--- design/flow/run.sh ---
#!/bin/bash
# the make line also repeats each setting of config.mk as NAME=value (left out here)
make -C /OpenROAD-flow-scripts/flow DESIGN_CONFIG=/design/flow/config.mk WORK_HOME=/design/flow/orfs CLKGATE_MAP_FILE= finish
--- design/flow/config.mk ---
export PLATFORM = sky130hd
export DESIGN_NAME = dma_controller
export DESIGN_NICKNAME = dma_controller
export VERILOG_FILES = /design/flow/design.v
export SDC_FILE = /design/flow/constraint.sdc
export NUM_CORES = 4
export LEC_CHECK = 0
export CAP_MARGIN = 20
export CORE_MARGIN = 2
export CORE_UTILIZATION = 40
export SLEW_MARGIN = 20
--- design/flow/constraint.sdc ---
create_clock -name core_clock -period 2.88 [get_ports {clk}]
set_input_delay 0.5760 -clock core_clock [delete_from_list [all_inputs] [get_ports {clk}]]
set_output_delay 0.5760 -clock core_clock [all_outputs]
set_load 0.01 [all_outputs]
--- design/flow/design.v ---
module sync_fifo (
    input  wire        clk,
    input  wire        reset,
    input  wire        FIFO_WR_EN,
    input  wire        FIFO_RD_EN,
    input  wire [31:0] write_data,
    output reg  [31:0] read_data,
    output wire        FIFO_FULL,
    output wire        FIFO_EMPTY
);
    localparam DEPTH      = 16;
    localparam ADDR_WIDTH = 4;            
    localparam PTR_WIDTH  = ADDR_WIDTH + 1;  
    reg [31:0] mem [0:DEPTH-1];
    reg [PTR_WIDTH-1:0] wr_ptr;    
    reg [PTR_WIDTH-1:0] rd_ptr;
    wire [ADDR_WIDTH-1:0] wr_addr = wr_ptr[ADDR_WIDTH-1:0];
    wire [ADDR_WIDTH-1:0] rd_addr = rd_ptr[ADDR_WIDTH-1:0];
    assign FIFO_EMPTY = (wr_ptr == rd_ptr);
    assign FIFO_FULL =
        (wr_addr == rd_addr) && (wr_ptr[PTR_WIDTH-1] != rd_ptr[PTR_WIDTH-1]);
    always @(posedge clk or posedge reset) begin
        if (reset) begin
            wr_ptr <= 0;
        end else begin
            if (FIFO_WR_EN && !FIFO_FULL) begin
                mem[wr_addr] <= write_data;
                wr_ptr <= wr_ptr + 1;        
            end
        end
    end
    always @(posedge clk or posedge reset) begin
        if (reset) begin
            rd_ptr <= 0;
            read_data <= 0;
        end else begin
            if (FIFO_RD_EN && !FIFO_EMPTY) begin
                read_data <= mem[rd_addr];
                rd_ptr <= rd_ptr + 1;        
            end
        end
    end
endmodule
`timescale 1ns / 1ps
module dma_controller(
    input wire clk,
    input wire reset,
    input wire trigger,
    input wire [4:0] length,
    input wire [31:0] source_address,
    input wire [31:0] destination_add,
    input wire ARREADY,
    input wire [31:0] RDATA,
    input wire RVALID,
    input wire AWREADY,
    input wire WREADY,
    input wire BVALID,
    output reg done,
    output reg [31:0] ARADDR,
    output reg ARVALID,
    output reg RREADY,
    output reg [31:0] AWADDR,
    output reg AWVALID,
    output reg [31:0] WDATA,
    output reg WVALID,
    output reg BREADY
);
    localparam READ_IDLE = 2'b00;
    localparam READ_INIT = 2'b01;
    localparam READ_WAIT = 2'b10;
    localparam READ_DATA = 2'b11;
    localparam WRITE_IDLE = 3'b000;
    localparam WRITE_WAIT = 3'b001;
    localparam WRITE_DATA = 3'b010;
    localparam WRITE_AW_HANDSHAKE = 3'b011;
    localparam WRITE_W_HANDSHAKE = 3'b100;
    localparam WRITE_RESP = 3'b101;
    localparam WRITE_STALL = 3'b110;
    reg [1:0] read_state;
    reg [2:0] write_state;
    reg [4:0] read_count, write_count;
    reg [31:0] current_read_addr, current_write_addr;
    reg [2:0] xfer_words;    
    reg fifo_write_en, fifo_read_en;
    wire fifo_full, fifo_empty;
    wire [31:0] fifo_read_data;
    reg [31:0] fifo_write_data;
    wire read_done, write_done;
    sync_fifo fifo (
        .clk(clk),
        .reset(reset),
        .FIFO_RD_EN(fifo_read_en),
        .FIFO_WR_EN(fifo_write_en),
        .write_data(fifo_write_data),
        .read_data(fifo_read_data),
        .FIFO_FULL(fifo_full),
        .FIFO_EMPTY(fifo_empty)
    );
    assign read_done = (read_count == xfer_words) && !(xfer_words == 0);
    assign write_done = (write_count == xfer_words) && !(xfer_words == 0);
    always @(posedge clk or posedge reset) begin
        if (reset) begin
            done <= 0;
        end
        else if (read_state == READ_IDLE && trigger) begin
            done <= 0;
        end
        else begin
            done <= read_done && write_done;
        end
    end    
    always @(posedge clk or posedge reset) begin
        if (reset) begin
            read_state <= READ_IDLE;
            read_count <= 0;
            xfer_words <= 0;
            ARADDR <= 0;
            ARVALID <= 0;
            RREADY <= 1;
            fifo_write_en <= 0;
        end else begin
            case (read_state)
                READ_IDLE: begin
                    ARADDR <= 0;
                    ARVALID <= 0;
                    if (trigger) begin
                        read_count <= 0;
                        xfer_words <= length[4:2];
                        current_read_addr <= source_address;
                        read_state <= READ_INIT;
                    end    
                end
                READ_INIT: begin
                    fifo_write_en <= 0;
                    if (read_count == xfer_words) begin    
                        read_state <= READ_IDLE;
                    end
                    else if (!fifo_full) begin
                        ARADDR <= current_read_addr;
                        ARVALID <= 1;
                        read_state <= READ_WAIT;
                    end
                end
                READ_WAIT: begin
                    if (ARREADY && ARVALID) begin
                        ARVALID <= 0;
                        read_state <= READ_DATA;
                    end
                end
                READ_DATA: begin
                    if (RVALID && RREADY) begin
                        fifo_write_en <= 1;
                        fifo_write_data <= RDATA;
                        read_count <= read_count + 1;
                        current_read_addr <= current_read_addr + 4;                 
                        read_state <= READ_INIT;
                    end    
                end                      
                default: read_state <= READ_IDLE;
            endcase
        end
    end
    always @(posedge clk or posedge reset) begin
        if (reset) begin
            write_state <= WRITE_IDLE;
            write_count <= 0;
            AWADDR <= 32'b0;            
            WDATA <= 32'b0;            
            AWVALID <= 0;
            WVALID <= 0;
            BREADY <= 1;
            fifo_read_en <= 0;
        end 
        else begin
            case (write_state)
                WRITE_IDLE: begin
                    AWADDR <= 32'b0;
                    WDATA <= 32'b0;
                    AWVALID <= 0;
                    WVALID <= 0;
                    if(!fifo_empty) begin
                        write_count <= 0;
                        current_write_addr <= destination_add;
                        fifo_read_en <= 1;
                        write_state <= WRITE_WAIT;
                    end
                    else if (trigger && read_state == READ_IDLE) begin
                        write_count <= 0;
                    end
                end
                WRITE_WAIT: begin
                    fifo_read_en <= 0;
                    if (write_count == xfer_words) begin   
                        write_state <= WRITE_IDLE;
                    end    
                    else begin
                        write_state <= WRITE_DATA;
                    end
                end
                WRITE_DATA: begin
                        AWADDR <= current_write_addr;
                        AWVALID <= 1;
                        WDATA <= fifo_read_data;
                        WVALID <= 1;
                        write_state <= WRITE_AW_HANDSHAKE;
                end
                WRITE_AW_HANDSHAKE: begin
                    if(AWVALID && AWREADY) begin
                        AWVALID <= 0;
                        write_state <= WRITE_W_HANDSHAKE;
                    end
                end
                WRITE_W_HANDSHAKE: begin
                    if(WVALID && WREADY) begin
                        WVALID <= 0;
                        write_state <= WRITE_RESP;
                    end
                end
                WRITE_RESP: begin
                    if(BVALID && BREADY) begin
                        write_count <= write_count + 1;
                        current_write_addr <= current_write_addr + 4;
                        if (!fifo_empty) begin
                            fifo_read_en <= 1;
                            write_state <= WRITE_WAIT;
                        end
                        else begin
                            write_state <= WRITE_STALL;
                        end
                    end
                end
                WRITE_STALL: begin
                    if (write_count == xfer_words) begin
                        write_state <= WRITE_IDLE;
                    end
                    else if (!fifo_empty) begin
                        fifo_read_en <= 1;
                        write_state <= WRITE_WAIT;
                    end
                end
                default: write_state <= WRITE_WAIT;
            endcase 
        end
    end
endmodule  
==> run notes, run 1 <==
State of the implementation.

- The flow ran to the end and the layout has no timing, DRC or antenna violations.
- The clock tree has to reach 776 sinks.
- For this run, the leading register cell type out of synthesis is edfxtp_1.
- The class of the most critical hold timing path is reg -> reg, for reference.
- The cell-mix breakdown from Yosys lists the adder-cell area share as 0.482%.
- In this run, the synthesized area fraction spent on AND-OR/OR-AND gates is recorded as 11.7%.
- A synthesized cell averages 13.9 um2.
- The boundary pin count is 211, for reference.
- Hold timing on the final database bottoms out at a slack of 454 ps.
- Per the post-CTS timing run, clock transition at the registers of the reported paths is 60 ps.
- The endpoint required time on the critical path is 3200 ps, for reference.
- The yosys stat cell total is 2245, for reference.
- Of the total power, registers draw 40.6%.
- The number of resized instances in the post-cts repair step is 0, for reference.
- The routed via count is 20100, for reference.
- The relative slew slack is 30.3%, for reference.
- The buffer depth of the longest clock path is 3, for reference.
- Tracing the worst setup path back leads to its startpoint at fifo.rd_ptr[2].
- The clock insertion delay at the later pin of the skew report is 640 ps, for reference.
- For this run, the share of the core covered by cells in the final layout is 48.9%.
- After layout, the worst setup slack is 276 ps.
- The portion of netlist area occupied by mux cells is 2.12%, for reference.
- In this run the biggest area consumer among cell types represents 58.6% of the synthesized area.
- In this run the maximum-capacitance check reported violations numbering 0.
- STA lists the maximum fanout along the critical path as 13.
- For reference, the critical path cell chain is xnor2_1, and4_1, a21boi_2, nand2_1, nor2_4, buf_12.
- The synthesized netlist devotes 9.17% of its cell area to simple gates.
- Per the detail_route report, routed wire per instance is 23.3 um.
- The max-slew violation count is 0, for reference.
- The number of DRC violations after detailed routing is 0, for reference.
- From synthesis to final layout, the design area changed by 21.3%.
- The first-pass GRT wire length is 126 mm, for reference.
- The cell depth of the worst min-delay path is 2, for reference.
- Looking at the gate-level netlist, the highest instance count belongs to edfxtp_1.
- The remaining antenna violation count after routing is 0, for reference.
- The worst setup slack before clock tree synthesis is 2.57 ps, for reference.
- The count of port buffers added during placement is 206, for reference.
- Per the detailed placement report, the placed cell area equals 35200 um2.
- TritonCTS built the clock tree.
- The worst setup skew after layout is 29.6 ps, for reference.
- Synthesis handed over a netlist of 2245 instances.
- The area fraction in xor and xnor cells is 2.19%, for reference.
- The endpoint kind of the worst setup timing path is a register, for reference.
- Per the CTS log, the maximum H-tree level is 3.
- The netlist uses 73 different library cells.
- The count of endpoints failing setup in the final report is 0, for reference.
- The cell type group with the largest total delay on the critical path is simple AND/OR/NAND/NOR gates, for reference.
- The delay of the slowest critical-path stage is 570 ps, for reference.
- The floorplan step set the die width to 283 um.
- The switching power summed over all nets is 0.0110 W, for reference.
- The data arrival time of the critical path is 2930 ps, for reference.
- Summed over all layers, the routed wires come to 83.5 mm.
- Before placement the cells fill 40.3% of the core.
- The number of global-route vias before repair is 19900, for reference.
- The most critical setup path has its endpoint at fifo.mem[13][0].
- CTS placed an instance of clkbuf_16 at the clock tree root.
- The path depth of the worst reg2reg path is 6, for reference.
- The critical path crosses 6 cells after its start point.
- The post-route non-filler standard cell count is 3588, for reference.
- The final period utilization is 90.4%, for reference.
- The worst-margin pin slew is 1040 ps, for reference.
- The y dimension of the die is 283 um, for reference.
- Per Yosys stat, the portion of area used by sequential elements is 72.1%.
- The biggest combinational cell group after synthesis is AND-OR/OR-AND gates, for reference.
- In this run, post-CTS hold repair placed 0 buffers.
- Global routing used 20.5% of the available tracks.
- Synthesis inferred 776 register bits.
- The worst supply voltage drop on vdd is 0.697 mV, for reference.
- The combinational power share is 29.6%, for reference.
- According to the dpl log, the detail-placed design has an HPWL of 51.1 mm.
- Ranked by power, first place goes to sequential cells.
- The worst reg-to-reg setup slack is 280 ps, for reference.
- After floorplanning, the core was divided into 102 placement rows.
- The standby leakage power is 12.9 nW, for reference.
- After synthesis, the most frequently instantiated cells are 608 x edfxtp_1, 226 x nand2_1, 166 x dfrtp_1, 133 x nor2_1, 123 x a21oi_1.
- The number of synthesized flops with an enable pin is 608, for reference.
- The post-CTS setup-driven buffer insertion count is 0, for reference.
- The summed standard-cell area reported by yosys is 31200 um2, for reference.
- The slowest stage of the critical path is the dfrtp_4 cell.
- Per report_power, the clock group accounts for 29.8% of the total.
- The switching share of total power is 32.1%, for reference.
- Endpoints failing hold in the final report were tallied at 0.
- The count of placed standard cells including taps is 3439, for reference.
- The number of violations reported at the end of detailed-routing iteration 0 is 1941, for reference.
- The congestion estimate from routability-driven global placement came to 0.810.
- The shortest clock period the worst path allows after layout is 2600 ps, for reference.
- The worst reg2reg path endpoint is fifo.mem[13][0], for reference.
- Timing would allow up to 384 MHz.
- The CTS report gives the tree buffer count as 80.
- The number of warnings the tools reported is 37, for reference.
- The post-synthesis cell area is 31200 um2, for reference.
- The setup path with the least slack is of type reg -> reg.
- The chip footprint is 80200 um2, for reference.
- The number of antenna violations at the first check in global routing is 1.
- The ratio of total power to cell area is 909 nW/um2, for reference.
- The library cell occupying the most area in the post-synthesis netlist is edfxtp_1, for reference.
- The startpoint type of the worst setup path is a register, for reference.
- The area inside the core boundary is 77300 um2, for reference.
- The power report lists the sequential group at 0.0140 W.
- The ratio of routed vias to standard cells is 5.60, for reference.
- The count of inserted antenna diode cells is 0, for reference.
- The total of warnings raised by yosys is 3, for reference.
- Power attributed to combinational cells is 0.0102 W.
- The final layout contains 2602 nets.
- Per the hold report, the tightest min-delay path originates at current_write_addr[1].
- For hold timing, the worst endpoint is AWADDR[1].
- In the post-synthesis netlist, the biggest area contributors are edfxtp_1 59%, dfrtp_1 13%, nand2_1 2.7%, a21oi_1 2.0%, nor2_1 1.6%.
- The final instance area is 37800 um2, for reference.
- The maximum number of pins on one net before global-route repair is 145, for reference.
- The clock group total power is 0.0102 W, for reference.
- Summed over all layers, the global routing overflow is 0.
- The launching point of the worst reg2reg path is fifo.rd_ptr[2], for reference.
- Cell internal power was estimated by the tool at 0.0233 W.
- The number of detailed-route iterations in the first pass is 5, for reference.
- Setup repair after global routing left no endpoint under its margin.
- The proportion of register bits with asynchronous set or reset after synthesis is 21.6%, for reference.
- The combined buffer and inverter count along the critical path is 1, for reference.
area by class of cell:
class,instances,area (um2)
Clock buffer,116,2260
Multi-Input combinational cell,1299,8190
Tap cell,1040,1300
Timing Repair Buffer,300,3140
Sequential cell,776,22500
Clock inverter,33,345
Fill cell,6646,39500
Inverter,24,93.8
metal layers:
layer / global-route usage (%) / vias to the layer above / wire length, um
li1: - / 9021 / -
met1: 29.0 / 10200 / 36000
met2: 33.0 / 795 / 39800
met3: 3.25 / 100 / 6170
met4: 5.33 / 2 / 1490
met5: 0 / - / 9
stage by stage:
step	power, W	TNS (ps)
4_1_cts	0.0345	0
5_1_grt	0.0359	0
3_5_place_dp	0.0243	0
3_3_place_gp	0.0241	-128
6_report	0.0344	0
2_1_floorplan	0.0197	-278060
==> inputs of run 2 (changes only) <==
- ABC_AREA: default -> 1
- CAP_MARGIN: 20 -> 10
- CELL_PAD_IN_SITES_GLOBAL_PLACEMENT: default -> 0
- CORE_ASPECT_RATIO: default -> 1.78
- CORE_MARGIN: 2 -> 8
- CORE_UTILIZATION: 40 -> 28
- CTS_CLUSTER_SIZE: default -> 33
- GPL_ROUTABILITY_DRIVEN: default -> 1
- MAX_ROUTING_LAYER: default -> met5
- MIN_ROUTING_LAYER: default -> met1
- PLACE_DENSITY_LB_ADDON: default -> 0.15
- SLEW_MARGIN: 20 -> 0
- TNS_END_PERCENT: default -> 100
- clock period: 2.88 -> 1.69 ns (I/O delays scaled with it)
==> run 2 against run 1 <==
Compared with the run above: the layout now fails its checks (setup timing); worst setup slack got worse by 640 ps; largest cell class unchanged; non-clock buffer count rose by 394; sequential share of layout area fell by 11 points; critical endpoint is now fifo.mem[3][4]; critical path type unchanged; critical path depth rose by 7; sequential power rose by 74%; first-iteration DRC count fell by 13%; worst hold slack got worse by 310 ps; fmax rose by 27%; die size rose by 63%.
==> run notes, run 2 <==
State of the implementation.

- The number of rows in the core area is 169 (was 102), for reference.
- The shortest clock period the worst path allows after layout was 2050 ps (was 2600 ps).
- The aggregate routed wire length is 128 mm (was 83.5 mm), for reference.
- The area inside the core boundary is 119000 um2 (was 77300 um2), for reference.
- The clock input transition at the sequential cells of the worst setup and hold paths was 70 ps (was 60 ps).
- The worst supply voltage drop on vdd is 1.22 mV (was 0.697 mV).
- The count of port buffers added during placement is 206 (unchanged).
- The number of clock sinks seen by CTS is 776 (unchanged), for reference.
- The number of antenna violations at the first check in global routing is 4 (was 1).
- The number of DRC violations after detailed routing is 0 (unchanged).
- The sum of net half-perimeters after detailed placement is 79.2 mm (was 51.1 mm), for reference.
- RSZ-0062 raised after global routing: true (was false).
- The die extent in x came to 275 um (was 283 um).
- The final period utilization is 121% (was 90.4%).
- The endpoint required time on the critical path came to 2070 ps (was 3200 ps).
- The H-tree depth is 3 (unchanged), for reference.
- The most common cell in the synthesized netlist was nand2_1 (was edfxtp_1).
- The routed via count was 25600 (was 20100).
- The ratio of routed vias to standard cells is 4.62 (was 5.60), for reference.
- The power dissipated in sequential cells is 0.0244 W (was 0.0140 W), for reference.
- The growth of design area from synthesis to finish is 38.8% (was 21.3%).
- The y dimension of the die was 476 um (was 283 um).
- Critical path, cell by cell: buf_4, nand2_1, nand2_2, nor2_4, nand3_4, nand2_4, inv_6, nand2_2, buf_6, buf_6, nor2_4, buf_12, clkbuf_16 (was xnor2_1, and4_1, a21boi_2, nand2_1, nor2_4, buf_12).
- The number of cells on the critical path is 13 (was 6), for reference.
- The remaining antenna violation count after routing is 0 (unchanged).
- The number of synthesized flops with an enable pin is 608 (unchanged), for reference.
- The startpoint type of the worst setup path is a register (unchanged), for reference.
- The area of the multi-input gates is 9510 um2 (was 8190 um2), for reference.
- The number of warnings the tools reported is 39 (was 37), for reference.
- The count of placed standard cells including taps is 5231 (was 3439), for reference.
- The total combinational power is 0.0261 W (was 0.0102 W), for reference.
- The worst reg2reg path endpoint was fifo.mem[3][4] (was fifo.mem[13][0]).
- The setup TNS is -154650 ps (was 0 ps).
- The arithmetic-cell share of the synthesized area counting full adders, half adders and majority gates is 0.451% (was 0.482%), for reference.
- The clock group total power came to 0.0175 W (was 0.0102 W).
- The post-route non-filler standard cell count came to 5541 (was 3588).
- The number of global-route vias before repair is 26500 (was 19900), for reference.
- The standby leakage power is 19.4 nW (was 12.9 nW), for reference.
- The standard cell with the maximum stage delay on the critical path is dfrtp_1 (was dfrtp_4).
- The delay of the slowest critical-path stage is 420 ps (was 570 ps).
- The capturing instance or port of the critical path is fifo.mem[3][4] (was fifo.mem[13][0]).
- The area fraction in xor and xnor cells is 0.867% (was 2.19%), for reference.
- The ratio of total power to cell area is 1470 nW/um2 (was 909 nW/um2), for reference.
- The launching point of the worst reg2reg path is fifo.rd_ptr[1] (was fifo.rd_ptr[2]).
- The portion of netlist area occupied by mux cells is 0% (was 2.12%), for reference.
- The number of nets in the final layout is 4061 (was 2602), for reference.
- The endpoint kind of the worst setup timing path is a register (unchanged), for reference.
- The chip footprint is 131000 um2 (was 80200 um2), for reference.
- The max-cap violation count was 0 (unchanged).
- The and-or/or-and share of the synthesized area is 1.39% (was 11.7%), for reference.
- The instance count of the mapped netlist is 3314 (was 2245).
- The total power is 0.0680 W (was 0.0344 W), for reference.
- The yosys stat cell total is 3314 (was 2245), for reference.
- The worst reg-to-reg setup slack is -360 ps (was 280 ps).
- The number of fill cells in the layout was 11500 (was 6646).
- The run did not pass the layout checks because of setup timing.
- The aggregate global routing overflow is 0 (unchanged), for reference.
- The top flip-flop cell by instance count after synthesis is edfxtp_1 (unchanged), for reference.
- The maximum number of pins on one net before global-route repair is 65 (was 145).
- Post-synth top cells: 857 x nand2_1, 608 x edfxtp_1, 492 x nor2_1, 434 x nand3_1, 346 x inv_1 (was 608 x edfxtp_1, 226 x nand2_1, 166 x dfrtp_1, 133 x nor2_1, 123 x a21oi_1).
- The largest fanout on the critical path is 6 (was 13), for reference.
- The path depth of the worst reg2reg path is 13 (was 6), for reference.
- The starting density of the core is 28.1% (was 40.3%), for reference.
- The summed standard-cell area reported by yosys was 33300 um2 (was 31200 um2).
- The count of endpoints failing setup in the final report is 625 (was 0), for reference.
- The number of violations reported at the end of detailed-routing iteration 0 is 1692 (was 1941), for reference.
- The final instance area is 46300 um2 (was 37800 um2), for reference.
- The boundary pin count is 211 (unchanged), for reference.
- The data arrival time of the critical path is 2430 ps (was 2930 ps).
- The first-pass GRT wire length is 183 mm (was 126 mm), for reference.
- The worst setup slack before clock tree synthesis was -411 ps (was 2.57 ps).
- The maximum frequency from static timing analysis is 487 MHz (was 384 MHz).
- Outcome: finished with violations (was timing/DRC/antenna clean).
- The post-synthesis share of cell area spent on and, or, nand and nor gates is 24.1% (was 9.17%), for reference.
- The CTS root buffer is clkbuf_16 (unchanged).
- The instance area at placement is 40300 um2 (was 35200 um2), for reference.
- The library cell occupying the most area in the post-synthesis netlist is edfxtp_1 (unchanged).
- The max-slew violation count was 0 (unchanged).
- The TritonCTS clock tree is built (unchanged), for reference.
- The number of detailed-route iterations in the first pass came to 5 (unchanged).
- The clock share of power is 25.8% (was 29.8%).
- The total track usage is 19.1% (was 20.5%), for reference.
- The total of warnings raised by yosys came to 3 (unchanged).
- The setup slack after layout is -363 ps (was 276 ps), for reference.
- The count of cell types in the netlist is 33 (was 73), for reference.
- The combined buffer and inverter count along the critical path is 6 (was 1).
- The per-instance average area after synthesis is 10.1 um2 (was 13.9 um2).
- The post-synthesis cell area is 33300 um2 (was 31200 um2), for reference.
- The sequential area share after synthesis is 67.4% (was 72.1%), for reference.
- The switching power summed over all nets is 0.0243 W (was 0.0110 W), for reference.
- The start point of the critical path is fifo.rd_ptr[1] (was fifo.rd_ptr[2]), for reference.
- The relative slew slack came to 49.3% (was 30.3%).
- The routability congestion estimate is 0.867 (was 0.810), for reference.
- The group drawing the most power is combinational logic (was sequential cells), for reference.
- The biggest combinational cell group after synthesis is simple AND/OR/NAND/NOR gates (was AND-OR/OR-AND gates), for reference.
- The internal power consumption is 0.0437 W (was 0.0233 W), for reference.
- The category of the critical setup timing path is reg -> reg (unchanged).
- The clock insertion delay at the later pin of the skew report is 670 ps (was 640 ps), for reference.
- The proportion of register bits with asynchronous set or reset after synthesis came to 21.6% (unchanged).
- The buffer depth of the longest clock path is 3 (unchanged), for reference.
- The cell type group with the largest total delay on the critical path is buffers and inverters (was simple AND/OR/NAND/NOR gates), for reference.
- The combinational power share came to 38.3% (was 29.6%).
- The number of buffers created by CTS is 75 (was 80), for reference.
- The worst setup skew after layout is 16.7 ps (was 29.6 ps), for reference.
- The average routed wire per standard cell is 23.1 um (was 23.3 um), for reference.
- The area occupied by registers is 22500 um2 (about the same), for reference.
- The part of the power in registers was 35.9% (was 40.6%).
- The final hold violation count was 0 (unchanged).
- The switching share of total power is 35.7% (was 32.1%), for reference.
- Post-synth area hogs: edfxtp_1 55%, dfrtp_1 12%, nand2_1 9.7%, nand3_1 6.5%, nor2_1 5.5% (was edfxtp_1 59%, dfrtp_1 13%, nand2_1 2.7%, a21oi_1 2.0%, nor2_1 1.6%).
- The flop and latch count out of synthesis is 776 (unchanged), for reference.
- The area share of the leading cell type in the synthesized netlist is 54.8% (was 58.6%), for reference.
- The worst-margin pin slew came to 761 ps (was 1040 ps).
- The class of the most critical hold timing path is in -> async (was reg -> reg), for reference.
-- run 2: stage by stage --
stage          util (%)  hold WS [ps]
6_report           39.0           147
5_1_grt            39.0           156
4_1_cts            38.6          86.3
3_5_place_dp       34.0           440
3_3_place_gp       34.0           432
2_1_floorplan         -           426
-- run 2: cell type report --
class	count	area share [%]
well taps	1539	4.16
clock buffers	103	4.67
repair inverters	1	0.00811
repair buffers	694	18.4
diodes	3	0.0162
clock inverters	33	0.722
flip-flops and latches	776	48.6
multi-input cells	2042	20.6
inverters	350	2.88
-- run 2: what timing repair did --
action	CTS	global route
resized	545	34
setup endpoints to repair	738	660
setup buffers	102	19
cloned	49	10
pin swaps	35	36
hold buffers	0	0
-- run 2: metal layers --
| metal | global-route usage, % | vias to the layer above | wire length [um] |
|---|---|---|---|
| met1 | 20.4 | 12400 | 46000 |
| met3 | 3.00 | 250 | 6410 |
| met5 | 0 | - | 7 |
| met4 | 9.59 | 2 | 7230 |
| li1 | - | 12200 | - |
| met2 | 35.8 | 737 | 68300 |
==> inputs of run 3 (changes only) <==
- CAP_MARGIN: 10 -> 5
- CELL_PAD_IN_SITES_GLOBAL_PLACEMENT: 0 -> default
- CORE_ASPECT_RATIO: 1.78 -> default
- CORE_MARGIN: 8 -> 2
- CORE_UTILIZATION: 28 -> 72
- CTS_CLUSTER_DIAMETER: default -> 26
- CTS_CLUSTER_SIZE: 33 -> 80
- GPL_ROUTABILITY_DRIVEN: 1 -> default
- MAX_ROUTING_LAYER: met5 -> default
- MIN_ROUTING_LAYER: met1 -> default
- PLACE_DENSITY: default -> 0.35
- PLACE_DENSITY_LB_ADDON: 0.15 -> default
- SETUP_SLACK_MARGIN: default -> 0.56
- SLEW_MARGIN: 0 -> 20
- TNS_END_PERCENT: 100 -> default
- clock period: 1.69 -> 2.48 ns (I/O delays scaled with it)
==> run 3 against run 2 <==
Compared with the run above: synthesized cell count is the same; die size fell by 63%; area after synthesis unchanged; the flow now stops in 5_1_grt.
==> run notes, run 3 <==
Notes on the physical implementation.

- The post-synthesis share of cell area spent on and, or, nand and nor gates was 24.1% (unchanged).
- The number of buffers created by CTS came to 152 (was 75).
- The first error in the log reads "[ERROR GRT-0232] Routing congestion too high. Check the congestion heatmap in the GUI".
- The sequential area share after synthesis came to 67.4% (unchanged).
- The total of warnings raised by yosys is 3 (unchanged), for reference.
- The run ended at 5_1_grt.
- The count of cell types in the netlist was 33 (unchanged).
- For this run the aggregate overflow at the end of global routing stands at 2811.
- The arithmetic-cell share of the synthesized area counting full adders, half adders and majority gates came to 0.451% (unchanged).
- The count of placed standard cells including taps is 4074 (was 5231), for reference.
- The flop and latch count out of synthesis is 776 (unchanged), for reference.
- The area fraction in xor and xnor cells is 0.867% (unchanged), for reference.
- The routability congestion estimate is 0.925 (was 0.867).
- The total track usage is 101%, for reference.
- The buffer depth of the longest clock path is 3 (unchanged), for reference.
- The die extent in x is 219 um (was 275 um), for reference.
- The chip footprint is 48000 um2 (was 131000 um2).
- The boundary pin count came to 211 (unchanged).
- The y dimension of the die came to 219 um (was 476 um).
- The area inside the core boundary came to 45600 um2 (was 119000 um2).
- The count of port buffers added during placement is 206 (unchanged), for reference.
- The H-tree depth is 4 (was 3), for reference.
- The per-instance average area after synthesis is 10.1 um2 (unchanged).
- The number of clock sinks seen by CTS is 776 (unchanged), for reference.
- The starting density of the core was 73.1% (was 28.1%).
- The number of synthesized flops with an enable pin is 608 (unchanged), for reference.
- The most common cell in the synthesized netlist is nand2_1 (unchanged), for reference.
- The CTS root buffer was clkbuf_16 (unchanged).
- The biggest combinational cell group after synthesis was simple AND/OR/NAND/NOR gates (unchanged).
- The library cell occupying the most area in the post-synthesis netlist is edfxtp_1 (unchanged), for reference.
- The instance count of the mapped netlist is 3314 (unchanged), for reference.
- The portion of netlist area occupied by mux cells came to 0% (unchanged).
- The summed standard-cell area reported by yosys is 33300 um2 (unchanged), for reference.
- Post-synth top cells: 857 x nand2_1, 608 x edfxtp_1, 492 x nor2_1, 434 x nand3_1, 346 x inv_1 (unchanged).
- The top flip-flop cell by instance count after synthesis was edfxtp_1 (unchanged).
- Post-synth area hogs: edfxtp_1 55%, dfrtp_1 12%, nand2_1 9.7%, nand3_1 6.5%, nor2_1 5.5% (unchanged).
- The area share of the leading cell type in the synthesized netlist is 54.8% (unchanged), for reference.
- The post-synthesis cell area is 33300 um2 (unchanged), for reference.
- The number of rows in the core area is 78 (was 169), for reference.
- The worst setup slack before clock tree synthesis was 115 ps (was -411 ps).
- Outcome: stopped before the end (was finished with violations).
- The yosys stat cell total came to 3314 (unchanged).
- The post-cts hold buffer count is 0 (unchanged), for reference.
- The sum of net half-perimeters after detailed placement is 56.9 mm (was 79.2 mm), for reference.
- The and-or/or-and share of the synthesized area is 1.39% (unchanged), for reference.
- The proportion of register bits with asynchronous set or reset after synthesis was 21.6% (unchanged).
run 3: timing repair:
item | in CTS
pin swaps | 18
endpoints found under the setup margin | 725
resized | 138
setup buffers | 59
cloned | 24
run 3: per-layer routing:
metal	global-route usage [%]	overflow
met5	67.3	18
met4	113	759
met3	88.0	133
met2	118	1788
met1	93.2	113
run 3: through the flow:
stage	hold slack, ps	area (um2)	setup TNS (ps)	power, W
after floorplan	426	33400	-926340	0.0239
after global placement	431	37000	0	0.0292
after detailed placement	446	37000	0	0.0297
after CTS	294	43800	0	0.0540
==> inputs of run 4 (changes only) <==
- ABC_AREA: 1 -> default
- CAP_MARGIN: 5 -> 10
- CELL_PAD_IN_SITES_DETAIL_PLACEMENT: default -> 1
- CORE_ASPECT_RATIO: default -> 0.63
- CORE_MARGIN: 2 -> 4
- CORE_UTILIZATION: 72 -> 27
- CTS_CLUSTER_DIAMETER: 26 -> 73
- CTS_CLUSTER_SIZE: 80 -> 22
- GPL_ROUTABILITY_DRIVEN: default -> 0
- GPL_TIMING_DRIVEN: default -> 0
- PLACE_DENSITY: 0.35 -> default
- SETUP_SLACK_MARGIN: 0.56 -> default
- TNS_END_PERCENT: default -> 80
- clock period: 2.48 -> 4.64 ns (I/O delays scaled with it)
==> run 4 against run 3 <==
Compared with the run above: now clean on timing, DRC and antenna; area after synthesis decreased by 6.5%; die size rose to 2.5 times the previous value; synthesized cell count is 32% lower.
==> run notes, run 4 <==
State of the implementation.

- The yosys stat cell total was 2245 (was 3314).
- The maximum frequency from static timing analysis is 223 MHz, for reference.
- The script reports the combined buffer and inverter count of the critical path as 4.
- STA reports a reg2reg setup slack of 160 ps.
- The setup path with the least slack is of type reg -> reg.
- The number of clock sinks seen by CTS is 776 (unchanged).
- The cell depth of the worst min-delay path is 2, for reference.
- The group drawing the most power is sequential cells, for reference.
- The ratio of total power to cell area is 546 nW/um2, for reference.
- The number of global-route vias before repair is 22100.
- The critical path crosses 9 cells after its start point.
- STA classifies the critical path endpoint as a register.
- The number of buffers created by CTS came to 42 (was 152).
- The CTS root buffer is clkbuf_16 (unchanged).
- The biggest combinational cell group after synthesis is AND-OR/OR-AND gates (was simple AND/OR/NAND/NOR gates), for reference.
- The flop and latch count out of synthesis is 776 (unchanged), for reference.
- The sum of net half-perimeters after detailed placement was 80.7 mm (was 56.9 mm).
- In this run the worst setup path terminates at fifo.read_data[17].
- Nets still carrying antenna violations after routing amount to 0.
- The arithmetic-cell share of the synthesized area counting full adders, half adders and majority gates came to 0.482% (was 0.451%).
- The most common cell in the synthesized netlist is edfxtp_1 (was nand2_1).
- The final hold violation count is 0, for reference.
- The report lists the cells along the critical path as inv_1, ha_1, clkbuf_1, buf_2, buf_1, nand3_1, a211oi_1, nor4_1, o31ai_1.
- The switching power summed over all nets is 0.00801 W, for reference.
- The report puts the cell count of the worst reg-to-reg path at 9.
- The internal power consumption is 0.0123 W, for reference.
- The TritonCTS clock tree is built, for reference.
- The clock input transition at the sequential cells of the worst setup and hold paths is 100 ps, for reference.
- The max-slew violation count is 0, for reference.
- The number of synthesized flops with an enable pin is 608 (unchanged), for reference.
- The endpoint required time on the critical path is 5160 ps, for reference.
- The worst setup slack before clock tree synthesis was 64.2 ps (was 115 ps).
- The final period utilization is 96.5%, for reference.
- The number of warnings the tools reported is 35, for reference.
- Power comes to 0.0204 W.
- In this run the layout overhead on the synthesized area is reported as 19.7%.
- The worst setup skew after layout is 64.1 ps, for reference.
- The area inside the core boundary is 114000 um2 (was 45600 um2), for reference.
- The power report shows net switching accounting for 39.4% of the total.
- Max fanout on the critical path was recorded as 10.
- The chip footprint came to 121000 um2 (was 48000 um2).
- The total of warnings raised by yosys is 3 (unchanged), for reference.
- The destination of the worst hold path is AWADDR[0], for reference.
- The worst hold path startpoint is current_write_addr[0], for reference.
- Post-synth top cells: 608 x edfxtp_1, 226 x nand2_1, 166 x dfrtp_1, 133 x nor2_1, 123 x a21oi_1 (was 857 x nand2_1, 608 x edfxtp_1, 492 x nor2_1, 434 x nand3_1, 346 x inv_1).
- The DRC violation total left in the routed layout is recorded as 0.
- Setup repair after global routing left no endpoint under its margin.
- Combinational logic is responsible for 38.1% of the overall power.
- The post-synthesis share of cell area spent on and, or, nand and nor gates is 9.17% (was 24.1%), for reference.
- Entering global routing, the biggest net connects 34 pins.
- The count of cell types in the netlist is 73 (was 33).
- The first detailed-routing pass ran for 6 iterations.
- The run reported a max-capacitance violation count of 0.
- The area fraction in xor and xnor cells is 2.19% (was 0.867%), for reference.
- Outcome: timing/DRC/antenna clean (was stopped before the end).
- The number of rows in the core area is 98 (was 78), for reference.
- The worst-margin pin slew is 1220 ps, for reference.
- The top flip-flop cell by instance count after synthesis is edfxtp_1 (unchanged), for reference.
- The ratio of routed vias to standard cells is 5.40, for reference.
- The per-instance average area after synthesis was 13.9 um2 (was 10.1 um2).
- The and-or/or-and share of the synthesized area is 11.7% (was 1.39%).
- The number of fill cells in the layout is 12200, for reference.
- The shortest clock period the worst path allows after layout is 4480 ps, for reference.
- The number of violations reported at the end of detailed-routing iteration 0 is 3190, for reference.
- The cell type group with the largest total delay on the critical path is buffers and inverters, for reference.
- The post-route report lists met1 wire length as 46.4 mm.
- The portion of netlist area occupied by mux cells is 2.12% (was 0%).
- The standby leakage power is 12.3 nW, for reference.
- The boundary pin count is 211 (unchanged), for reference.
- The detailed route wirelength on metal2 is 48.4 mm, for reference.
- The instance count of the mapped netlist came to 2245 (was 3314).
- The y dimension of the die is 278 um (was 219 um), for reference.
- The flow reports power dissipated in the clock network as 0.00410 W.
- The relative slew slack is 18.5%, for reference.
- Per the detailed-route log, wirelength across all metal layers totals 113 mm.
- The start point of the critical path is fifo.rd_ptr[1], for reference.
- Setup slack on the critical path of the routed design comes to 162 ps.
- The last timing report of the flow puts the setup violation total at 0.
- The min-delay analysis places its worst path in the category reg -> reg.
- The data arrival time of the critical path is 5000 ps, for reference.
- The library cell occupying the most area in the post-synthesis netlist was edfxtp_1 (unchanged).
- The standard cell with the maximum stage delay on the critical path is buf_1, for reference.
- The worst supply voltage drop on vdd is 0.267 mV, for reference.
- The power dissipated in sequential cells is 0.00850 W, for reference.
- The first global-routing pass estimated 161 mm of wire.
- STA classifies the critical path startpoint as a register.
- The sequential area share after synthesis is 72.1% (was 67.4%).
- The post-cts hold buffer count came to 0 (unchanged).
- The later pin in the worst-skew pair is clocked with a latency of 660 ps.
- The area share of the leading cell type in the synthesized netlist is 58.6% (was 54.8%), for reference.
- The launching point of the worst reg2reg path is fifo.rd_ptr[1], for reference.
- The routed layout has 21900 vias.
- According to the finish report, the design has a final net count of 2653.
- Wire segments on met3 add up to 15.2 mm in the final route.
- The average routed wire per standard cell is 27.7 um, for reference.
- Sequential cells account for 41.8% of the total power.
- The die extent in x is 436 um (was 219 um), for reference.
- The starting density of the core came to 27.3% (was 73.1%).
- The number of antenna violations at the first check in global routing is 13.
- In this run the critical register-to-register path is captured at fifo.read_data[17].
- The clock share of power is 20.1%, for reference.
- The H-tree depth is 2 (was 4), for reference.
- The delay of the slowest critical-path stage is 950 ps, for reference.
- The proportion of register bits with asynchronous set or reset after synthesis is 21.6% (unchanged), for reference.
- The number of resized instances in the post-cts repair step is 0 (was 138), for reference.
- The count of port buffers added during placement is 206 (unchanged), for reference.
- The buffer depth of the longest clock path is 3 (unchanged), for reference.
- The flow reports power dissipated in combinational cells as 0.00776 W.
- Hold timing on the final database bottoms out at a slack of 472 ps.
- The post-synthesis cell area is 31200 um2 (was 33300 um2), for reference.
- The post-CTS setup-driven buffer insertion count is 0 (was 59).
- The global routing report lists combined usage of all routing layers as 18.0%.
- The summed standard-cell area reported by yosys is 31200 um2 (was 33300 um2), for reference.
- Signal nets in the final route climb as high as met5.
- Post-synth area hogs: edfxtp_1 59%, dfrtp_1 13%, nand2_1 2.7%, a21oi_1 2.0%, nor2_1 1.6% (was edfxtp_1 55%, dfrtp_1 12%, nand2_1 9.7%, nand3_1 6.5%, nor2_1 5.5%).
- After global routing the overflow that remains totals 0.
run 4: through the flow:
stage           TNS, ps  area, um2  instances  utilization [%]
2_1_floorplan    -39110      31200       2246                -
3_3_place_gp   -1101870      35100       3952             30.8
3_5_place_dp          0      36100       3988             31.6
4_1_cts               0      37300       4056             32.7
5_1_grt               0      37300       4056             32.7
6_report              0      37300       4061             32.7
run 4: layout make-up:
cell class | count | area [um2] | area share [%]
antenna | 5 | 12.5 | 0.0335
buffer | 147 | 612 | 1.64
clock buffer | 61 | 1120 | 3.01
clock inverter | 7 | 77.6 | 0.208
inverter | 24 | 93.8 | 0.252
multi-input combinational | 1299 | 8160 | 21.9
sequential | 776 | 22500 | 60.2
tap | 1500 | 1880 | 5.03
timing repair buffer | 242 | 2890 | 7.74
run 4: metal layers:
metal | up-vias | GRT usage [%]
li1 | 9083 | -
met1 | 11300 | 25.6
met2 | 1333 | 26.4
met3 | 179 | 6.36
met4 | 8 | 3.83
met5 | - | 0
==> inputs of run 5 (changes only) <==
- CAP_MARGIN: 10 -> 20
- CELL_PAD_IN_SITES_DETAIL_PLACEMENT: 1 -> default
- CELL_PAD_IN_SITES_GLOBAL_PLACEMENT: default -> 0
- CORE_ASPECT_RATIO: 0.63 -> default
- CORE_MARGIN: 4 -> 2
- CORE_UTILIZATION: 27 -> 72
- CTS_CLUSTER_DIAMETER: 73 -> 386
- CTS_CLUSTER_SIZE: 22 -> 55
- GPL_ROUTABILITY_DRIVEN: 0 -> 1
- GPL_TIMING_DRIVEN: 0 -> default
- PLACE_DENSITY_LB_ADDON: default -> 0.25
- SETUP_SLACK_MARGIN: default -> -0.14
- SLEW_MARGIN: 20 -> 25
- TNS_END_PERCENT: 80 -> 100
- clock period: 4.64 -> 1.61 ns (I/O delays scaled with it)
==> run 5 against run 4 <==
Compared with the run above: the run now fails in 5_1_grt; synthesized cell count unchanged; area after synthesis unchanged; die size decreased by 63%.
==> run notes, run 5 <==
Notes on the physical implementation.

- The top flip-flop cell by instance count after synthesis was edfxtp_1 (unchanged).
- The starting density of the core came to 72.7% (was 27.3%).
- The post-synthesis share of cell area spent on and, or, nand and nor gates was 9.17% (unchanged).
- The sequential area share after synthesis is 72.1% (unchanged), for reference.
- Outcome: stopped before the end (was timing/DRC/antenna clean).
- The portion of netlist area occupied by mux cells is 2.12% (unchanged), for reference.
- The chip footprint is 45000 um2 (was 121000 um2), for reference.
- The post-synthesis cell area is 31200 um2 (unchanged).
- The area fraction in xor and xnor cells came to 2.19% (unchanged).
- Post-synth area hogs: edfxtp_1 59%, dfrtp_1 13%, nand2_1 2.7%, a21oi_1 2.0%, nor2_1 1.6% (unchanged).
- The total of warnings raised by yosys is 3 (unchanged).
- The instance count of the mapped netlist came to 2245 (unchanged).
- The y dimension of the die was 212 um (was 278 um).
- Post-synth top cells: 608 x edfxtp_1, 226 x nand2_1, 166 x dfrtp_1, 133 x nor2_1, 123 x a21oi_1 (unchanged).
- After its last routability iteration, the placer logged a weighted congestion of 0.909.
- The number of clock sinks seen by CTS is 776 (unchanged), for reference.
- The count of cell types in the netlist is 73 (unchanged).
- The number of synthesized flops with an enable pin is 608 (unchanged), for reference.
- The proportion of register bits with asynchronous set or reset after synthesis is 21.6% (unchanged).
- The yosys stat cell total came to 2245 (unchanged).
- The sum of net half-perimeters after detailed placement is 57.0 mm (was 80.7 mm).
- The per-instance average area after synthesis came to 13.9 um2 (unchanged).
- The number of buffers created by CTS is 18 (was 42), for reference.
- Recorded from the global router log, the overflow total was 991.
- The die extent in x was 212 um (was 436 um).
- The boundary pin count is 211 (unchanged), for reference.
- Progress stopped at 5_1_grt.
- The total track usage is 93.2%, for reference.
- The area inside the core boundary is 42900 um2 (was 114000 um2), for reference.
- The number of rows in the core area was 76 (was 98).
- The worst setup slack before clock tree synthesis is -843 ps (was 64.2 ps), for reference.
- The arithmetic-cell share of the synthesized area counting full adders, half adders and majority gates is 0.482% (unchanged).
- The most common cell in the synthesized netlist was edfxtp_1 (unchanged).
- The H-tree depth is 1 (was 2), for reference.
- The CTS root buffer is clkbuf_16 (unchanged), for reference.
- The biggest combinational cell group after synthesis is AND-OR/OR-AND gates (unchanged).
- The flop and latch count out of synthesis is 776 (unchanged).
- The and-or/or-and share of the synthesized area was 11.7% (unchanged).
- The first error in the log reads "[ERROR GRT-0232] Routing congestion too high. Check the congestion heatmap in the GUI".
- The area share of the leading cell type in the synthesized netlist came to 58.6% (unchanged).
- The post-cts hold buffer count was 0 (unchanged).
- The count of port buffers added during placement is 206 (unchanged).
- The summed standard-cell area reported by yosys is 31200 um2 (unchanged).
- The buffer depth of the longest clock path is 3 (unchanged), for reference.
- The library cell occupying the most area in the post-synthesis netlist was edfxtp_1 (unchanged).
-- run 5: metal layers --
layer | track usage, % | GRT overflow
met3 | 84.5 | 46
met4 | 99.0 | 381
met2 | 103 | 515
met5 | 56.0 | 8
met1 | 91.2 | 41
-- run 5: repair_timing --
item,4_1_cts
endpoints found under the setup margin,742
buffers inserted,44
gates cloned,18
pin swaps,50
resized,168
-- run 5: stage by stage --
stage | setup TNS, ps | utilization (%) | instances | power [W] | cell area [um2]
2_1_floorplan | -912280 | - | 2246 | 0.0357 | 31500
3_3_place_gp | -349580 | 85.2 | 3191 | 0.0449 | 36600
3_5_place_dp | -403600 | 85.2 | 3191 | 0.0462 | 36600
4_1_cts | -365370 | 90.2 | 3282 | 0.0563 | 38700
==> inputs of run 6 (changes only) <==
- CELL_PAD_IN_SITES_DETAIL_PLACEMENT: default -> 1
- CELL_PAD_IN_SITES_GLOBAL_PLACEMENT: 0 -> default
- CORE_ASPECT_RATIO: default -> 1.74
- CORE_MARGIN: 2 -> 10
- CORE_UTILIZATION: 72 -> 56
- CTS_CLUSTER_DIAMETER: 386 -> 184
- CTS_CLUSTER_SIZE: 55 -> default
- MAX_ROUTING_LAYER: default -> met4
- PLACE_DENSITY_LB_ADDON: 0.25 -> default
- SETUP_SLACK_MARGIN: -0.14 -> default
- SLEW_MARGIN: 25 -> 15
- TNS_END_PERCENT: 100 -> 40
- clock period: 1.61 -> 3.2 ns (I/O delays scaled with it)
==> run 6 against run 5 <==
Compared with the run above: now clean on timing, DRC and antenna; die size increased by 46%; synthesized cell count did not move; area after synthesis stayed put.
==> run notes, run 6 <==
State of the implementation.

- The area fraction in xor and xnor cells is 2.19% (unchanged), for reference.
- The number of clock sinks seen by CTS is 776 (unchanged), for reference.
- OpenSTA lists the critical path endpoint as fifo.read_data[17].
- The detailed router put a total of 34.4 mm of wire on met1.
- Per the GRT congestion report, total overflow comes to 0.
- The relative slew slack is 29.6%, for reference.
- The H-tree depth is 3 (was 1), for reference.
- Clock latency on the worst-skew pair, taken at its later pin, is 610 ps.
- The proportion of register bits with asynchronous set or reset after synthesis is 21.6% (unchanged), for reference.
- The clock network power reported by the tool is 0.00804 W.
- The post-synthesis share of cell area spent on and, or, nand and nor gates is 9.17% (unchanged), for reference.
- The summed standard-cell area reported by yosys is 31200 um2 (unchanged), for reference.
- The first global-routing pass estimated 138 mm of wire.
- Per the run summary, max-cap violations total 0.
- The share of total power dissipated in the clock network is 26.9%.
- Overall routing resource usage recorded by global route was 28.6%.
- The portion of netlist area occupied by mux cells is 2.12% (unchanged), for reference.
- The smallest clock period supported by the final layout is computed as 2880 ps.
- The routability congestion estimate is 0.847 (was 0.909).
- The starting density of the core is 56.3% (was 72.7%), for reference.
- The total of warnings raised by yosys is 3 (unchanged), for reference.
- The longest incremental delay of any stage on the critical path is reported as 900 ps.
- The category of the critical setup timing path is reg -> reg, for reference.
- Ranked by power, first place goes to sequential cells.
- Outcome: timing/DRC/antenna clean (was stopped before the end).
- The power report lists cell-internal power as 0.0200 W.
- The cell type group with the largest total delay on the critical path is simple AND/OR/NAND/NOR gates, for reference.
- The buffer depth of the longest clock path is 3 (unchanged), for reference.
- The count of cell types in the netlist came to 73 (unchanged).
- The ratio of total power to cell area is 816 nW/um2, for reference.
- The count of port buffers added during placement is 206 (unchanged), for reference.
- The number of cells on the worst hold path is listed as 2.
- The average routed wire per standard cell is 28.7 um, for reference.
- The final layout contains 2571 nets.
- The post-synthesis cell area came to 31200 um2 (unchanged).
- The post-route non-filler standard cell count is 3197, for reference.
- The area inside the core boundary came to 55300 um2 (was 42900 um2).
- The number of warnings the tools reported is 36, for reference.
- The clock input transition at the sequential cells of the worst setup and hold paths is 60 ps, for reference.
- Post-synth area hogs: edfxtp_1 59%, dfrtp_1 13%, nand2_1 2.7%, a21oi_1 2.0%, nor2_1 1.6% (unchanged).
- The number of global-route vias before repair is 22200, for reference.
- The library cell occupying the most area in the post-synthesis netlist is edfxtp_1 (unchanged).
- The number of buffers created by CTS is 71 (was 18), for reference.
- The sequential area share after synthesis is 72.1% (unchanged), for reference.
- Static timing analysis puts the maximum clock frequency at 347 MHz.
- The yosys stat cell total is 2245 (unchanged).
- The number of violations reported at the end of detailed-routing iteration 0 is 1431, for reference.
- The remaining antenna violation count after routing is 0, for reference.
- The largest fanout on the critical path is 7, for reference.
- Together, buffers and inverters on the worst path number 2.
- STA classifies the critical path endpoint as a register.
- The top flip-flop cell by instance count after synthesis is edfxtp_1 (unchanged).
- The post-cts hold buffer count was 0 (unchanged).
- In the final report, the number of hold violations comes to 0.
- The y dimension of the die is 331 um (was 212 um), for reference.
- The area of the multi-input gates is 8190 um2, for reference.
- Per report_power, the Combinational row totals 0.00926 W.
- The detailed route wirelength on metal2 is 48.4 mm, for reference.
- Sequential cells burn 42.1% of the power.
- The arrival time of data at the worst endpoint is listed as 3390 ps.
- Post-synth top cells: 608 x edfxtp_1, 226 x nand2_1, 166 x dfrtp_1, 133 x nor2_1, 123 x a21oi_1 (unchanged).
- The instance count of the mapped netlist was 2245 (unchanged).
- The count of inserted antenna diode cells is 0, for reference.
- The die extent in x is 199 um (was 212 um), for reference.
- The path depth of the worst reg2reg path is 8, for reference.
- The routed via count is 20500, for reference.
- Summed over all cells, the static leakage comes to 12.6 nW.
- Across all setup checks in the final design, the least slack found is 316 ps.
- The pin closest to its max-slew limit shows a slew of 1050 ps.
- TritonCTS built the clock tree.
- Counting the fill cells in the layout gives 5108.
- The switching power summed over all nets is 0.00993 W, for reference.
- For the worst min-delay path, the startpoint reported by OpenROAD is current_read_addr[1].
- The combinational power share is 31.0%, for reference.
- The worst setup slack before clock tree synthesis was 343 ps (was -843 ps).
- The final period utilization is 90.1%, for reference.
- The chip footprint came to 65900 um2 (was 45000 um2).
- Looking at the reg2reg group, the worst path starts from fifo.rd_ptr[0].
- The number of rows in the core area came to 114 (was 76).
- The power report lists the sequential group at 0.0126 W.
- The number of synthesized flops with an enable pin came to 608 (unchanged).
- The worst supply voltage drop on vdd is 0.716 mV, for reference.
- The detailed router reports a met3 wire length of 5.45 mm.
- The count of placed standard cells including taps is 3073 (was 3191), for reference.
- Registers take 22500 um2.
- The CTS root buffer is clkbuf_16 (unchanged), for reference.
- The slowest stage of the critical path is the nor4_1 cell.
- In this run the layout overhead on the synthesized area is reported as 17.7%.
- The per-instance average area after synthesis is 13.9 um2 (unchanged), for reference.
- The cell repeated most along the worst path is nor4_1, for reference.
- Listed in order, past its start point the critical path passes inv_1, ha_2, nor4_1, buf_4, nor2_1, a211oi_1, nor4_1, o31ai_1.
- According to the timing report, the critical path is launched from fifo.rd_ptr[0].
- The biggest combinational cell group after synthesis was AND-OR/OR-AND gates (unchanged).
- Entering global routing, the biggest net connects 91 pins.
- The number of DRC violations after detailed routing is 0, for reference.
- The worst setup path is launched from a register.
- Looking at the reg2reg group, the worst path ends at fifo.read_data[17].
- The most common cell in the synthesized netlist is edfxtp_1 (unchanged), for reference.
- The number of antenna violations at the first check in global routing is 0, for reference.
- The boundary pin count came to 211 (unchanged).
- The flop and latch count out of synthesis came to 776 (unchanged).
- The worst reg-to-reg setup slack is 320 ps, for reference.
- The arithmetic-cell share of the synthesized area counting full adders, half adders and majority gates came to 0.482% (unchanged).
- The highest routing layer actually used is met4, for reference.
- The sum of net half-perimeters after detailed placement came to 56.9 mm (was 57.0 mm).
- The area share of the leading cell type in the synthesized netlist is 58.6% (unchanged), for reference.
- Per the breakdown, switching nets consume 33.2% of all power.
- The and-or/or-and share of the synthesized area is 11.7% (unchanged), for reference.
- The endpoint required time on the critical path is 3710 ps, for reference.
- Setup repair after global routing left no endpoint under its margin.
- The ratio of routed vias to standard cells is 6.42, for reference.
- The number of resized instances in the post-cts repair step was 0 (was 168).
- The iteration count recorded for the first detailed-route pass is 5.
- The detailed router reported a total wirelength of 91.6 mm.
- The class of the most critical hold timing path is reg -> reg, for reference.
- The post-CTS setup-driven buffer insertion count was 0 (was 44).
- For hold timing, the worst endpoint is ARADDR[1].
- The worst setup skew after layout is 27.8 ps, for reference.
- Counting pins that exceed their max-slew limit in the final report gives 0.
- The critical path crosses 8 cells after its start point.
- The count of endpoints failing setup in the final report is 0, for reference.
## run 6: per-layer routing
metal  vias to the layer above  track usage, %
met4                         0            11.4
met3                       198            3.88
li1                       8927               -
met2                       761            49.6
met5                         -               -
met1                     10700            33.1
## run 6: layout make-up
class | count | share of cell area [%]
sequential | 776 | 61.3
multi-input combinational | 1299 | 22.3
timing repair buffer | 278 | 7.91
clock buffer | 94 | 5.33
tap | 696 | 2.37
clock inverter | 30 | 0.522
inverter | 24 | 0.256
## run 6: through the flow
step / hold WS, ps / utilization (%) / power [W] / instance area (um2) / TNS [ps]
floorplan: 430 / - / 0.0177 / 31200 / -240830
global placement: 438 / 62.4 / 0.0215 / 34500 / 0
detailed placement: 455 / 62.4 / 0.0220 / 34500 / 0
CTS: 475 / 66.3 / 0.0301 / 36700 / 0
global route: 513 / 66.3 / 0.0312 / 36700 / 0
finish: 469 / 66.3 / 0.0299 / 36700 / 0
==> inputs of run 7 (changes only) <==
- CELL_PAD_IN_SITES_DETAIL_PLACEMENT: 1 -> default
- CELL_PAD_IN_SITES_GLOBAL_PLACEMENT: default -> 3
- CORE_ASPECT_RATIO: 1.74 -> default
- CORE_MARGIN: 10 -> 2
- CORE_UTILIZATION: 56 -> 59
- CTS_CLUSTER_DIAMETER: 184 -> 163
- CTS_CLUSTER_SIZE: default -> 28
- GPL_ROUTABILITY_DRIVEN: 1 -> default
- MAX_ROUTING_LAYER: met4 -> met5
- PLACE_DENSITY_LB_ADDON: default -> 0.23
- SLEW_MARGIN: 15 -> 25
- TNS_END_PERCENT: 40 -> default
- clock period: 3.2 -> 2.07 ns (I/O delays scaled with it)
==> run 7 against run 6 <==
Compared with the run above: the run now fails in 3_1_place_gp_skip_io; area after synthesis stayed put; synthesized cell count did not move; die size decreased by 17%.
==> run notes, run 7 <==
Notes on the physical implementation.

- Post-synth area hogs: edfxtp_1 59%, dfrtp_1 13%, nand2_1 2.7%, a21oi_1 2.0%, nor2_1 1.6% (unchanged).
- The portion of netlist area occupied by mux cells is 2.12% (unchanged), for reference.
- The post-synthesis cell area was 31200 um2 (unchanged).
- Outcome: stopped before the end (was timing/DRC/antenna clean).
- The number of rows in the core area is 84 (was 114), for reference.
- The proportion of register bits with asynchronous set or reset after synthesis was 21.6% (unchanged).
- The per-instance average area after synthesis is 13.9 um2 (unchanged), for reference.
- The chip footprint was 54700 um2 (was 65900 um2).
- The flop and latch count out of synthesis came to 776 (unchanged).
- The area share of the leading cell type in the synthesized netlist came to 58.6% (unchanged).
- The area fraction in xor and xnor cells is 2.19% (unchanged), for reference.
- The post-synthesis share of cell area spent on and, or, nand and nor gates was 9.17% (unchanged).
- The library cell occupying the most area in the post-synthesis netlist is edfxtp_1 (unchanged).
- The instance count of the mapped netlist is 2245 (unchanged), for reference.
- The summed standard-cell area reported by yosys was 31200 um2 (unchanged).
- The area inside the core boundary is 52300 um2 (was 55300 um2), for reference.
- The y dimension of the die is 234 um (was 331 um).
- The die extent in x is 234 um (was 199 um), for reference.
- The biggest combinational cell group after synthesis was AND-OR/OR-AND gates (unchanged).
- The starting density of the core is 59.5% (was 56.3%), for reference.
- The tool reported: "[ERROR FLW-0024] Place density exceeds 1.0 (current PLACE_DENSITY_LB_ADDON =  0.23). Please check if the value of  PLACE_DENSITY_LB_ADDON is between 0 and 0.99".
- The total of warnings raised by yosys is 3 (unchanged).
- The number of synthesized flops with an enable pin is 608 (unchanged).
- The sequential area share after synthesis was 72.1% (unchanged).
- The most common cell in the synthesized netlist was edfxtp_1 (unchanged).
- The count of cell types in the netlist is 73 (unchanged).
- Progress stopped at 3_1_place_gp_skip_io.
- The and-or/or-and share of the synthesized area is 11.7% (unchanged), for reference.
- Post-synth top cells: 608 x edfxtp_1, 226 x nand2_1, 166 x dfrtp_1, 133 x nor2_1, 123 x a21oi_1 (unchanged).
- The top flip-flop cell by instance count after synthesis is edfxtp_1 (unchanged), for reference.
- The yosys stat cell total is 2245 (unchanged), for reference.
- The arithmetic-cell share of the synthesized area counting full adders, half adders and majority gates is 0.482% (unchanged), for reference.
==> inputs of run 8 (changes only) <==
- ABC_AREA: default -> 1
- CELL_PAD_IN_SITES_GLOBAL_PLACEMENT: 3 -> default
- CORE_UTILIZATION: 59 -> 71
- CTS_CLUSTER_DIAMETER: 163 -> 26
- CTS_CLUSTER_SIZE: 28 -> 59
- MAX_ROUTING_LAYER: met5 -> default
- PLACE_DENSITY_LB_ADDON: 0.23 -> 0.19
- SETUP_SLACK_MARGIN: default -> 0.66
- SLEW_MARGIN: 25 -> 20
- clock period: 2.07 -> 2.55 ns (I/O delays scaled with it)
==> run 8 against run 7 <==
Compared with the run above: die size fell by 11%; area after synthesis rose by 6.9%; synthesized cell count up 48%; the run fails in 5_1_grt.
==> run notes, run 8 <==
Notes on the physical implementation.

- The starting density of the core is 71.7% (was 59.5%), for reference.
- The chip footprint came to 48700 um2 (was 54700 um2).
- The last stage reached was 5_1_grt (was 3_1_place_gp_skip_io).
- The most common cell in the synthesized netlist is nand2_1 (was edfxtp_1).
- Buffers placed on the I/O ports in this run total 206.
- The number of synthesized flops with an enable pin came to 608 (unchanged).
- The per-instance average area after synthesis is 10.1 um2 (was 13.9 um2).
- The sequential area share after synthesis came to 67.4% (was 72.1%).
- The routability congestion estimate is 0.935, for reference.
- For this run the aggregate overflow at the end of global routing stands at 1960.
- The and-or/or-and share of the synthesized area is 1.39% (was 11.7%), for reference.
- The floorplan report gives the top-level pin count as 211.
- The total track usage is 96.6%, for reference.
- The flop and latch count out of synthesis was 776 (unchanged).
- The arithmetic-cell share of the synthesized area counting full adders, half adders and majority gates is 0.451% (was 0.482%), for reference.
- The portion of netlist area occupied by mux cells came to 0% (was 2.12%).
- The number of clock sinks seen by CTS is 776, for reference.
- Post-synth area hogs: edfxtp_1 55%, dfrtp_1 12%, nand2_1 9.7%, nand3_1 6.5%, nor2_1 5.5% (was edfxtp_1 59%, dfrtp_1 13%, nand2_1 2.7%, a21oi_1 2.0%, nor2_1 1.6%).
- The area inside the core boundary is 46500 um2 (was 52300 um2), for reference.
- The post-CTS hold buffer count recorded in the log is 0.
- The library cell occupying the most area in the post-synthesis netlist is edfxtp_1 (unchanged).
- The buffer depth of the longest clock path is 3, for reference.
- The area fraction in xor and xnor cells came to 0.867% (was 2.19%).
- The sum of net half-perimeters after detailed placement is 56.7 mm, for reference.
- The top flip-flop cell by instance count after synthesis is edfxtp_1 (unchanged), for reference.
- The area share of the leading cell type in the synthesized netlist is 54.8% (was 58.6%).
- The proportion of register bits with asynchronous set or reset after synthesis is 21.6% (unchanged), for reference.
- Stop err: [ERROR GRT-0232] Routing congestion too high. Check the congestion heatmap in the GUI (was [ERROR FLW-0024] Place density exceeds 1.0 (current PLACE_DENSITY_LB_ADDON =  0.23). Please check if the value of  PLACE_DENSITY_LB_ADDON is between 0 and 0.99.).
- The CTS root buffer is clkbuf_16, for reference.
- The post-synthesis cell area is 33300 um2 (was 31200 um2), for reference.
- The y dimension of the die is 221 um (was 234 um), for reference.
- The instance count of the mapped netlist is 3314 (was 2245).
- The count of cell types in the netlist is 33 (was 73).
- The worst setup slack before clock tree synthesis is 125 ps, for reference.
- The biggest combinational cell group after synthesis is simple AND/OR/NAND/NOR gates (was AND-OR/OR-AND gates).
- The number of rows in the core area is 79 (was 84), for reference.
- CTS built an H-tree with a depth of 4.
- The yosys stat cell total is 3314 (was 2245).
- The die extent in x was 221 um (was 234 um).
- The summed standard-cell area reported by yosys came to 33300 um2 (was 31200 um2).
- The post-synthesis share of cell area spent on and, or, nand and nor gates is 24.1% (was 9.17%).
- The total of warnings raised by yosys came to 3 (unchanged).
- The number of buffers created by CTS is 154, for reference.
- Outcome: stopped before the end (unchanged).
- Post-synth top cells: 857 x nand2_1, 608 x edfxtp_1, 492 x nor2_1, 434 x nand3_1, 346 x inv_1 (was 608 x edfxtp_1, 226 x nand2_1, 166 x dfrtp_1, 133 x nor2_1, 123 x a21oi_1).
==> run 8: repair_timing <==
item | CTS
gates cloned | 18
setup buffers | 46
setup endpoints to repair | 724
pin swaps | 26
resized | 226
==> run 8: layer usage <==
metal	GRT usage [%]	GRT overflow
met5	63.5	15
met2	110	1113
met3	85.3	94
met4	108	656
met1	90.9	82
==> run 8: stage by stage <==
step / util (%) / total power (W) / instances / cell area (um2)
2_1_floorplan: - / 0.0232 / 3315 / 33400
3_3_place_gp: 79.5 / 0.0281 / 4076 / 36900
3_5_place_dp: 79.5 / 0.0287 / 4076 / 36900
4_1_cts: 93.5 / 0.0522 / 4428 / 43500
==> inputs of run 9 (changes only) <==
- ABC_AREA: 1 -> default
- CORE_UTILIZATION: 71 -> 72
- CTS_CLUSTER_DIAMETER: 26 -> default
- CTS_CLUSTER_SIZE: 59 -> 53
- PLACE_DENSITY_LB_ADDON: 0.19 -> default
- SETUP_SLACK_MARGIN: 0.66 -> 0.61
- clock period: 2.55 -> 2.08 ns (I/O delays scaled with it)
==> run 9 against run 8 <==
Compared with the run above: the flow again stops in 5_1_grt; synthesized cell count fell by 32%; area after synthesis fell by 6.5%; die size fell by 7.6%.
==> run notes, run 9 <==
Notes on the physical implementation.

- Outcome: stopped before the end (unchanged).
- The arithmetic-cell share of the synthesized area counting full adders, half adders and majority gates was 0.482% (was 0.451%).
- The area fraction in xor and xnor cells came to 2.19% (was 0.867%).
- The summed standard-cell area reported by yosys is 31200 um2 (was 33300 um2), for reference.
- The buffer depth of the longest clock path was 3 (unchanged).
- Post-synth top cells: 608 x edfxtp_1, 226 x nand2_1, 166 x dfrtp_1, 133 x nor2_1, 123 x a21oi_1 (was 857 x nand2_1, 608 x edfxtp_1, 492 x nor2_1, 434 x nand3_1, 346 x inv_1).
- The most common cell in the synthesized netlist is edfxtp_1 (was nand2_1), for reference.
- The post-synthesis share of cell area spent on and, or, nand and nor gates is 9.17% (was 24.1%), for reference.
- The total of warnings raised by yosys is 3 (unchanged), for reference.
- The routability congestion estimate is 0.875 (was 0.935), for reference.
- The sequential area share after synthesis is 72.1% (was 67.4%), for reference.
- The biggest combinational cell group after synthesis is AND-OR/OR-AND gates (was simple AND/OR/NAND/NOR gates), for reference.
- The last stage reached is 5_1_grt (unchanged), for reference.
- The and-or/or-and share of the synthesized area came to 11.7% (was 1.39%).
- The top flip-flop cell by instance count after synthesis was edfxtp_1 (unchanged).
- The yosys stat cell total is 2245 (was 3314).
- The flop and latch count out of synthesis was 776 (unchanged).
- The sum of net half-perimeters after detailed placement is 50.8 mm (was 56.7 mm).
- The per-instance average area after synthesis is 13.9 um2 (was 10.1 um2).
- The die extent in x is 212 um (was 221 um), for reference.
- The y dimension of the die came to 212 um (was 221 um).
- The count of placed standard cells including taps is 3080 (was 4076), for reference.
- The CTS root buffer is clkbuf_16 (unchanged), for reference.
- The proportion of register bits with asynchronous set or reset after synthesis is 21.6% (unchanged).
- The post-cts hold buffer count is 0 (unchanged).
- The boundary pin count came to 211 (unchanged).
- The area share of the leading cell type in the synthesized netlist is 58.6% (was 54.8%).
- The worst setup slack before clock tree synthesis is -416 ps (was 125 ps), for reference.
- The number of synthesized flops with an enable pin is 608 (unchanged), for reference.
- The library cell occupying the most area in the post-synthesis netlist is edfxtp_1 (unchanged), for reference.
- The count of cell types in the netlist is 73 (was 33), for reference.
- The area inside the core boundary was 42900 um2 (was 46500 um2).
- The portion of netlist area occupied by mux cells was 2.12% (was 0%).
- The count of port buffers added during placement is 206 (unchanged), for reference.
- The number of buffers created by CTS is 75 (was 154).
- The number of rows in the core area came to 76 (was 79).
- Post-synth area hogs: edfxtp_1 59%, dfrtp_1 13%, nand2_1 2.7%, a21oi_1 2.0%, nor2_1 1.6% (was edfxtp_1 55%, dfrtp_1 12%, nand2_1 9.7%, nand3_1 6.5%, nor2_1 5.5%).
- The post-synthesis cell area is 31200 um2 (was 33300 um2).
- The chip footprint is 45000 um2 (was 48700 um2).
- The starting density of the core is 72.7% (was 71.7%).
- The instance count of the mapped netlist is 2245 (was 3314), for reference.
- The number of clock sinks seen by CTS was 776 (unchanged).
- The H-tree depth is 3 (was 4).
-- run 9: per-stage QoR --
stage          util [%]  area (um2)
4_1_cts            92.0       39500
3_5_place_dp       83.4       35800
3_3_place_gp       83.4       35800
2_1_floorplan         -       31500
-- run 9: what timing repair did --
action	in CTS
resized	149
pin swaps	55
setup endpoints to repair	880
gates cloned	9
endpoints found under the hold margin	0
setup buffers	36
Power figures rest on the tool's default switching activity, not on a simulated workload.
